v30:
// md5_iter
module md5_iter(output wire [127:0] digest_o, output reg valid, output reg [63:0] value, input clk, rst, input [63:0] message, input new_message);
	reg [1:0] round;
	reg [3:0] phase;
	reg [127:0] digest;
	wire [511:0] padded_message;
	reg [127:0] current_state;
	wire [127:0] next_state;
	reg idle;
	always @ (posedge clk) begin
		if( rst ) begin
			round <= 2'd0;
			phase <= 4'd0;
			valid <= 1'b0;
			current_state <= {32'h67452301, 32'hefcdab89, 32'h98badcfe, 32'h10325476};
			digest <= 128'd0;
			value <= 128'd0;
			idle <= 1'b1;
		end
		else begin
			if( idle ) begin
				round <= 2'd0;
				phase <= 4'd0;
				current_state <= {32'h67452301, 32'hefcdab89, 32'h98badcfe, 32'h10325476};
				idle <= ~new_message;
				if( new_message ) begin
					value <= message;
					valid <= 1'b0;
					digest <= 128'd0;
				end
			end
			else begin
				phase <= phase + 4'd1;
				if( phase == 4'd15 ) begin
					round <= round + 2'd1;
					if( round == 2'd3 ) begin
						valid <= 1'b1;
						digest <= {next_state[127:96]+32'h67452301, next_state[95:64]+32'hefcdab89,  next_state[63:32]+32'h98badcfe, next_state[31:0]+32'h10325476};
						idle <= 1'b1;
					end
				end
				current_state <= next_state;
			end
		end
	end
	md5_operation md50(.round(round), .phase(phase), .message(padded_message), .current_state(current_state), .next_state(next_state));
  ...
For scale: about 3800 cells after synthesis, ~330 flip-flops, roughly 28000 um2 of cells after synthesis.
Settings: LEC_CHECK=0, ABC_AREA=0, CAP_MARGIN=40, CELL_PAD_IN_SITES_GLOBAL_PLACEMENT=2, CORE_MARGIN=2, CORE_UTILIZATION=33, CTS_CLUSTER_SIZE=45, GPL_ROUTABILITY_DRIVEN=1, GPL_TIMING_DRIVEN=0, HOLD_SLACK_MARGIN=-0.03, MAX_ROUTING_LAYER=met4, PLACE_DENSITY=0.72, SLEW_MARGIN=20, TNS_END_PERCENT=75; clock period 7.45 ns.
run.sh (not shown) runs the stock make flow with config.mk's settings and CLKGATE_MAP_FILE=.
Ran to the end and failed final checks on setup timing: v30.
Input-level comparison between v35 and v30:
Settings: TNS_END_PERCENT removed (was 75); GPL_ROUTABILITY_DRIVEN removed (was 1); CORE_UTILIZATION changed from 33 to 52; CELL_PAD_IN_SITES_GLOBAL_PLACEMENT removed (was 2); PLACE_DENSITY removed (was 0.72); MAX_ROUTING_LAYER removed (was met4); GPL_TIMING_DRIVEN removed (was 0); ABC_AREA removed (was 0); CAP_MARGIN changed from 40 to 20; CTS_CLUSTER_SIZE changed from 45 to 98; HOLD_SLACK_MARGIN removed (was -0.03); the clock period (ns, I/O delays scaled along) changed from 7.45 to 8.02.
==> comparison <==
- The layout from v35, despite a flow that completed every stage, fails the layout checks, with the failing checks listed as setup timing.
- From v35 to v30, number of sequential cells did not move at all.
- The lower core utilization before placement of v30 and v35 is in v30.
- Changes observed in v35 relative to v30: minimum period implied by the final worst setup slack up 99 ps, setup slack after layout up 470 ps, signal arrival time at the worst endpoint up 180 ps, share of the cycle needed by the critical path after routing down 8.0 points.
- v35 -> v30: number of nets with antenna violations after detailed routing delta 0, exact match
- Relative to v30, met2 capacity usage during global routing has increased by 20 points in v35.
Edits applied to the flow inputs when going from v35 to v37:
Settings: SETUP_SLACK_MARGIN: unset -> -0.05; CTS_CLUSTER_SIZE: 98 -> unset; CORE_UTILIZATION: 52 -> 40; the clock period (ns, I/O delays scaled along): 8.02 -> 9.85.
[summary]
v37: full flow OK, the timing, design-rule and antenna checks passed. The flow for v35 finished, though final verification flagged setup timing. v35 → v37: wire length lower, sum of met2 wire segment lengths after detailed routing lower, core utilization lower. Delta (v37 minus v35): number of cells on the critical path decreased 3; sequential share of layout area increased 2.3 points; number of distinct library cell variants in the gate-level netlist after synthesis essentially unchanged; met1 track utilization from global routing decreased 14 points; buffer and inverter count on the worst path increased 3. From v35 to v37 the numbers moved as follows: area of all placed cells without fillers now smaller, floorplan net count comparable.
diff inputs: v37 => v50
Settings: an added MAX_ROUTING_LAYER of met5; an added GPL_ROUTABILITY_DRIVEN of 1; an added GPL_TIMING_DRIVEN of 1; a change of CORE_UTILIZATION from 40 to 58; a change of SETUP_SLACK_MARGIN from -0.05 to 1.06; an added ABC_AREA of 1; an added CELL_PAD_IN_SITES_GLOBAL_PLACEMENT of 0; a change of the clock period (ns, I/O delays scaled along) from 9.85 to 7.45.
### Flow results
Of v37 and v50, just one finished clean: v37.
FAIL v50 @ global routing (5_1_grt): tool exited with error
Cell total after placement (v50 / v37): 1.12
Between v50 and v37, it is v50 whose placed cell area is higher, by 3.3%.
| synthesized cell count | lower: v37 |
Of v50 and v37, the higher total clock buffers created by CTS belongs to v37.
Looking only at number of instances resized during post-cts repair, and setting everything else aside, the higher value of v50 and v37 goes to v50.
The summed standard-cell area reported by yosys reported for v50 is smaller than that of v37 by about 3%.
The net count entering floorplan in v37 is 0.870 times that in v50.
In the flow results for v50 and v37, the share of synthesized cell area in and, or, nand and nor gates is smaller on v37.
From v37 to v50, async set or reset register ratio after synthesis did not move at all.
Relative to v37, the synthesized area measured on v50 has decreased by a few percent.

---

## raven
The RTL this note starts from:
==> flow/design.v <==
`timescale 1ns / 1ps
module md5_operation(input [1:0] round, input [3:0] phase, input [511:0] message, input [127:0] current_state, output [127:0] next_state);
	assign next_state = {current_state[31:0], round_operation(round, phase, message, current_state), current_state[95:32]};
	function [4:0] S(input [1:0] round, input [3:0] phase);
		case({round,phase[1:0]})
			4'b00_00: S = 5'd7;
			4'b00_01: S = 5'd12;
			4'b00_10: S = 5'd17;
			4'b00_11: S = 5'd22;
			4'b01_00: S = 5'd5;
			4'b01_01: S = 5'd9;
			4'b01_10: S = 5'd14;
			4'b01_11: S = 5'd20;
			4'b10_00: S = 5'd4;
			4'b10_01: S = 5'd11;
			4'b10_10: S = 5'd16;
			4'b10_11: S = 5'd23;
			4'b11_00: S = 5'd6;
			4'b11_01: S = 5'd10;
			4'b11_10: S = 5'd15;
			4'b11_11: S = 5'd21;
		endcase
	endfunction
	function [3:0] K(input [1:0] round, input [3:0] phase);
		case( {round, phase} )
			6'b00_0000: K = 4'd0; 
			6'b00_0001: K = 4'd1; 
			6'b00_0010: K = 4'd2; 
			6'b00_0011: K = 4'd3; 
			6'b00_0100: K = 4'd4; 
			6'b00_0101: K = 4'd5; 
			6'b00_0110: K = 4'd6; 
			6'b00_0111: K = 4'd7; 
			6'b00_1000: K = 4'd8; 
			6'b00_1001: K = 4'd9; 
			6'b00_1010: K = 4'd10; 
			6'b00_1011: K = 4'd11; 
			6'b00_1100: K = 4'd12; 
			6'b00_1101: K = 4'd13; 
			6'b00_1110: K = 4'd14; 
			6'b00_1111: K = 4'd15; 
			6'b01_0000: K = 4'd1; 
			6'b01_0001: K = 4'd6; 
			6'b01_0010: K = 4'd11; 
			6'b01_0011: K = 4'd0; 
			6'b01_0100: K = 4'd5; 
			6'b01_0101: K = 4'd10; 
			6'b01_0110: K = 4'd15; 
			6'b01_0111: K = 4'd4; 
			6'b01_1000: K = 4'd9; 
			6'b01_1001: K = 4'd14; 
			6'b01_1010: K = 4'd3; 
			6'b01_1011: K = 4'd8; 
			6'b01_1100: K = 4'd13; 
			6'b01_1101: K = 4'd2; 
			6'b01_1110: K = 4'd7; 
			6'b01_1111: K = 4'd12; 
			6'b10_0000: K = 4'd5; 
			6'b10_0001: K = 4'd8; 
			6'b10_0010: K = 4'd11; 
			6'b10_0011: K = 4'd14; 
			6'b10_0100: K = 4'd1; 
			6'b10_0101: K = 4'd4; 
			6'b10_0110: K = 4'd7; 
			6'b10_0111: K = 4'd10; 
			6'b10_1000: K = 4'd13; 
			6'b10_1001: K = 4'd0; 
			6'b10_1010: K = 4'd3; 
			6'b10_1011: K = 4'd6; 
			6'b10_1100: K = 4'd9; 
			6'b10_1101: K = 4'd12; 
			6'b10_1110: K = 4'd15; 
			6'b10_1111: K = 4'd2; 
			6'b11_0000: K = 4'd0; 
			6'b11_0001: K = 4'd7; 
			6'b11_0010: K = 4'd14; 
			6'b11_0011: K = 4'd5; 
			6'b11_0100: K = 4'd12; 
			6'b11_0101: K = 4'd3; 
			6'b11_0110: K = 4'd10; 
			6'b11_0111: K = 4'd1; 
			6'b11_1000: K = 4'd8; 
			6'b11_1001: K = 4'd15; 
			6'b11_1010: K = 4'd6; 
			6'b11_1011: K = 4'd13; 
			6'b11_1100: K = 4'd4; 
			6'b11_1101: K = 4'd11; 
			6'b11_1110: K = 4'd2; 
			default:    K = 4'd9; 
		endcase
	endfunction
	function [31:0] T(input [1:0] round, input [3:0] phase);
		case( {round, phase} )
			6'b00_0000: T = 32'hd76aa478;
			6'b00_0001: T = 32'he8c7b756;
			6'b00_0010: T = 32'h242070db;
			6'b00_0011: T = 32'hc1bdceee;
			6'b00_0100: T = 32'hf57c0faf;
			6'b00_0101: T = 32'h4787c62a;
			6'b00_0110: T = 32'ha8304613;
			6'b00_0111: T = 32'hfd469501;
			6'b00_1000: T = 32'h698098d8;
			6'b00_1001: T = 32'h8b44f7af;
			6'b00_1010: T = 32'hffff5bb1;
			6'b00_1011: T = 32'h895cd7be;
			6'b00_1100: T = 32'h6b901122;
			6'b00_1101: T = 32'hfd987193;
			6'b00_1110: T = 32'ha679438e;
			6'b00_1111: T = 32'h49b40821;
			6'b01_0000: T = 32'hf61e2562;
			6'b01_0001: T = 32'hc040b340;
			6'b01_0010: T = 32'h265e5a51;
			6'b01_0011: T = 32'he9b6c7aa;
			6'b01_0100: T = 32'hd62f105d;
			6'b01_0101: T = 32'h02441453;
			6'b01_0110: T = 32'hd8a1e681;
			6'b01_0111: T = 32'he7d3fbc8;
			6'b01_1000: T = 32'h21e1cde6;
			6'b01_1001: T = 32'hc33707d6;
			6'b01_1010: T = 32'hf4d50d87;
			6'b01_1011: T = 32'h455a14ed;
			6'b01_1100: T = 32'ha9e3e905;
			6'b01_1101: T = 32'hfcefa3f8;
			6'b01_1110: T = 32'h676f02d9;
			6'b01_1111: T = 32'h8d2a4c8a;
			6'b10_0000: T = 32'hfffa3942;
			6'b10_0001: T = 32'h8771f681;
			6'b10_0010: T = 32'h6d9d6122;
			6'b10_0011: T = 32'hfde5380c;
			6'b10_0100: T = 32'ha4beea44;
			6'b10_0101: T = 32'h4bdecfa9;
			6'b10_0110: T = 32'hf6bb4b60;
			6'b10_0111: T = 32'hbebfbc70;
			6'b10_1000: T = 32'h289b7ec6;
			6'b10_1001: T = 32'heaa127fa;
			6'b10_1010: T = 32'hd4ef3085;
			6'b10_1011: T = 32'h04881d05;
			6'b10_1100: T = 32'hd9d4d039;
			6'b10_1101: T = 32'he6db99e5;
			6'b10_1110: T = 32'h1fa27cf8;
			6'b10_1111: T = 32'hc4ac5665;
			6'b11_0000: T = 32'hf4292244;
			6'b11_0001: T = 32'h432aff97;
			6'b11_0010: T = 32'hab9423a7;
			6'b11_0011: T = 32'hfc93a039;
			6'b11_0100: T = 32'h655b59c3;
			6'b11_0101: T = 32'h8f0ccc92;
			6'b11_0110: T = 32'hffeff47d;
			6'b11_0111: T = 32'h85845dd1;
			6'b11_1000: T = 32'h6fa87e4f;
			6'b11_1001: T = 32'hfe2ce6e0;
			6'b11_1010: T = 32'ha3014314;
			6'b11_1011: T = 32'h4e0811a1;
			6'b11_1100: T = 32'hf7537e82;
			6'b11_1101: T = 32'hbd3af235;
			6'b11_1110: T = 32'h2ad7d2bb;
			6'b11_1111: T = 32'heb86d391;
			default:    T = 32'hxxxxxxxx;
		endcase
	endfunction
	function [31:0] round_operation(input [1:0] round, input [3:0] phase, input [511:0] message, input [127:0] current_state);
		reg [31:0] a, b, c, d;
		reg [31:0] before_shift;
		begin
			{a, b, c, d} = current_state;
			case(round)
				2'b00:   before_shift = (b&c | ~b&d);    
				2'b01:   before_shift = (b&d | c& ~d);   
				2'b10:   before_shift = (b ^ c ^ d);     
				default: before_shift = (c ^ (b | ~d));  
			endcase
			before_shift = before_shift + a + message[480-32*K(round,phase) +: 32] + T(round, phase);
			round_operation = b + ((before_shift << S(round, phase)) | (before_shift >> (32-S(round, phase))));
		end
	endfunction
endmodule
`timescale 1ns / 1ps
module md5_iter(output wire [127:0] digest_o, output reg valid, output reg [63:0] value, input clk, rst, input [63:0] message, input new_message);
	reg [1:0] round;
	reg [3:0] phase;
	reg [127:0] digest;
	wire [511:0] padded_message;
	reg [127:0] current_state;
	wire [127:0] next_state;
	reg idle;
	always @ (posedge clk) begin
		if( rst ) begin
			round <= 2'd0;
			phase <= 4'd0;
			valid <= 1'b0;
			current_state <= {32'h67452301, 32'hefcdab89, 32'h98badcfe, 32'h10325476};
			digest <= 128'd0;
			value <= 128'd0;
			idle <= 1'b1;
		end
		else begin
			if( idle ) begin
				round <= 2'd0;
				phase <= 4'd0;
				current_state <= {32'h67452301, 32'hefcdab89, 32'h98badcfe, 32'h10325476};
				idle <= ~new_message;
				if( new_message ) begin
					value <= message;
					valid <= 1'b0;
					digest <= 128'd0;
				end
			end
			else begin
				phase <= phase + 4'd1;
				if( phase == 4'd15 ) begin
					round <= round + 2'd1;
					if( round == 2'd3 ) begin
						valid <= 1'b1;
						digest <= {next_state[127:96]+32'h67452301, next_state[95:64]+32'hefcdab89,  next_state[63:32]+32'h98badcfe, next_state[31:0]+32'h10325476};
						idle <= 1'b1;
					end
				end
				current_state <= next_state;
			end
		end
	end
	md5_operation md50(.round(round), .phase(phase), .message(padded_message), .current_state(current_state), .next_state(next_state));
    assign digest_o[127:96] = {digest[103:96], digest[111:104], digest[119:112], digest[127:120]};
	assign digest_o[95:64] =  {digest[71:64], digest[79:72], digest[87:80], digest[95:88]};
	assign digest_o[63:32] =  {digest[39:32], digest[47:40], digest[55:48], digest[63:56]};
	assign digest_o[31:0] =  {digest[7:0], digest[15:8], digest[23:16], digest[31:24]};
	assign padded_message = {
		message[39:32], message[47:40], message[55:48], message[63:56],
		message[7:0], message[15:8], message[23:16], message[31:24],
		24'd0, 8'b10000000, 352'd0, 24'd0, 8'd64, 32'd0};
endmodule
clock: 7.45 ns
lec_check: 0
abc_area: 1
cap_margin: 20
cell_pad_in_sites_global_placement: 0
core_margin: 2
core_utilization: 50
gpl_routability_driven: 1
gpl_timing_driven: 1
max_routing_layer: met5
place_density: 0.72
setup_slack_margin: 1.06
slew_margin: 20
raven: complete, dirty (antenna violations, negative setup slack)
#### Input delta (sierra over raven)
- MAX_ROUTING_LAYER no longer set, was met5
- ABC_AREA no longer set, was 1
- GPL_TIMING_DRIVEN no longer set, was 1
- CTS_CLUSTER_SIZE now 98, previously not set
- GPL_ROUTABILITY_DRIVEN no longer set, was 1
- PLACE_DENSITY no longer set, was 0.72
- CELL_PAD_IN_SITES_GLOBAL_PLACEMENT no longer set, was 0
- SETUP_SLACK_MARGIN no longer set, was 1.06
- CTS_CLUSTER_DIAMETER now 369, previously not set
- CORE_UTILIZATION now 72, was 50
- the clock period (ns, I/O delays scaled along) now 8.02, was 7.45
==> comparison <==
From the logs: raven reached the end of the flow and failed the layout checks with antenna violations, negative setup slack.
What ended sierra was a tool error in clock tree synthesis (4_1_cts); the run never finished.
Per the comparison of sierra with raven, yosys stat chip area has increased; synthesized cell count has decreased; placed instance count has decreased.
Mean instance size in the synthesized netlist, sierra vs raven: up by more than 10%
Setup changes, sierra to lagoon
- changing CORE_UTILIZATION from 72 to 40
- removing CTS_CLUSTER_DIAMETER (formerly 369)
- removing CTS_CLUSTER_SIZE (formerly 98)
- changing the clock period (ns, I/O delays scaled along) from 8.02 to 10.0
==> results <==
lagoon: done, clean on timing, DRC and antenna. Diff sierra -> lagoon: setup slack after placement saw an increase, number of nets in the synthesized netlist comparable, initial cell density of the core fell 33 points. Summary of lagoon over sierra: area of the placeable core increased by 31000 um2 relative to the old numbers; area of the chip now sits higher; area fraction in mux cells shows no meaningful change; half-perimeter wire length of the detailed placement result went down by 11%; number of placement rows saw an increase. For the overall die height, lagoon came in about 33% higher than sierra did. Area reported by Yosys stat came out exactly the same in sierra and lagoon.
Setup changes, lagoon to quartz
- ABC_AREA: unset -> 0
- SLEW_MARGIN: 20 -> 15
- HOLD_SLACK_MARGIN: unset -> 0.05
- CTS_CLUSTER_DIAMETER: unset -> 103
- GPL_ROUTABILITY_DRIVEN: unset -> 0
- TNS_END_PERCENT: unset -> 45
- SETUP_SLACK_MARGIN: unset -> 2.08
- CTS_CLUSTER_SIZE: unset -> 93
- CORE_ASPECT_RATIO: unset -> 0.57
- MAX_ROUTING_LAYER: unset -> met5
- CELL_PAD_IN_SITES_GLOBAL_PLACEMENT: unset -> 1
- CORE_UTILIZATION: 40 -> 60
- CELL_PAD_IN_SITES_DETAIL_PLACEMENT: unset -> 1
## What came out
quartz did not finish; the tool stopped in detailed placement (3_5_place_dp) with error DPL-0033.
[compare] base=lagoon new=quartz: total I/O pin count roughly the same; fraction of registers with async set or reset after synthesis flat.
The die area in lagoon is 1.5 times that in quartz.
quartz against lagoon: floorplan-stage core utilization picked up an extra 20 points, core footprint moved down.
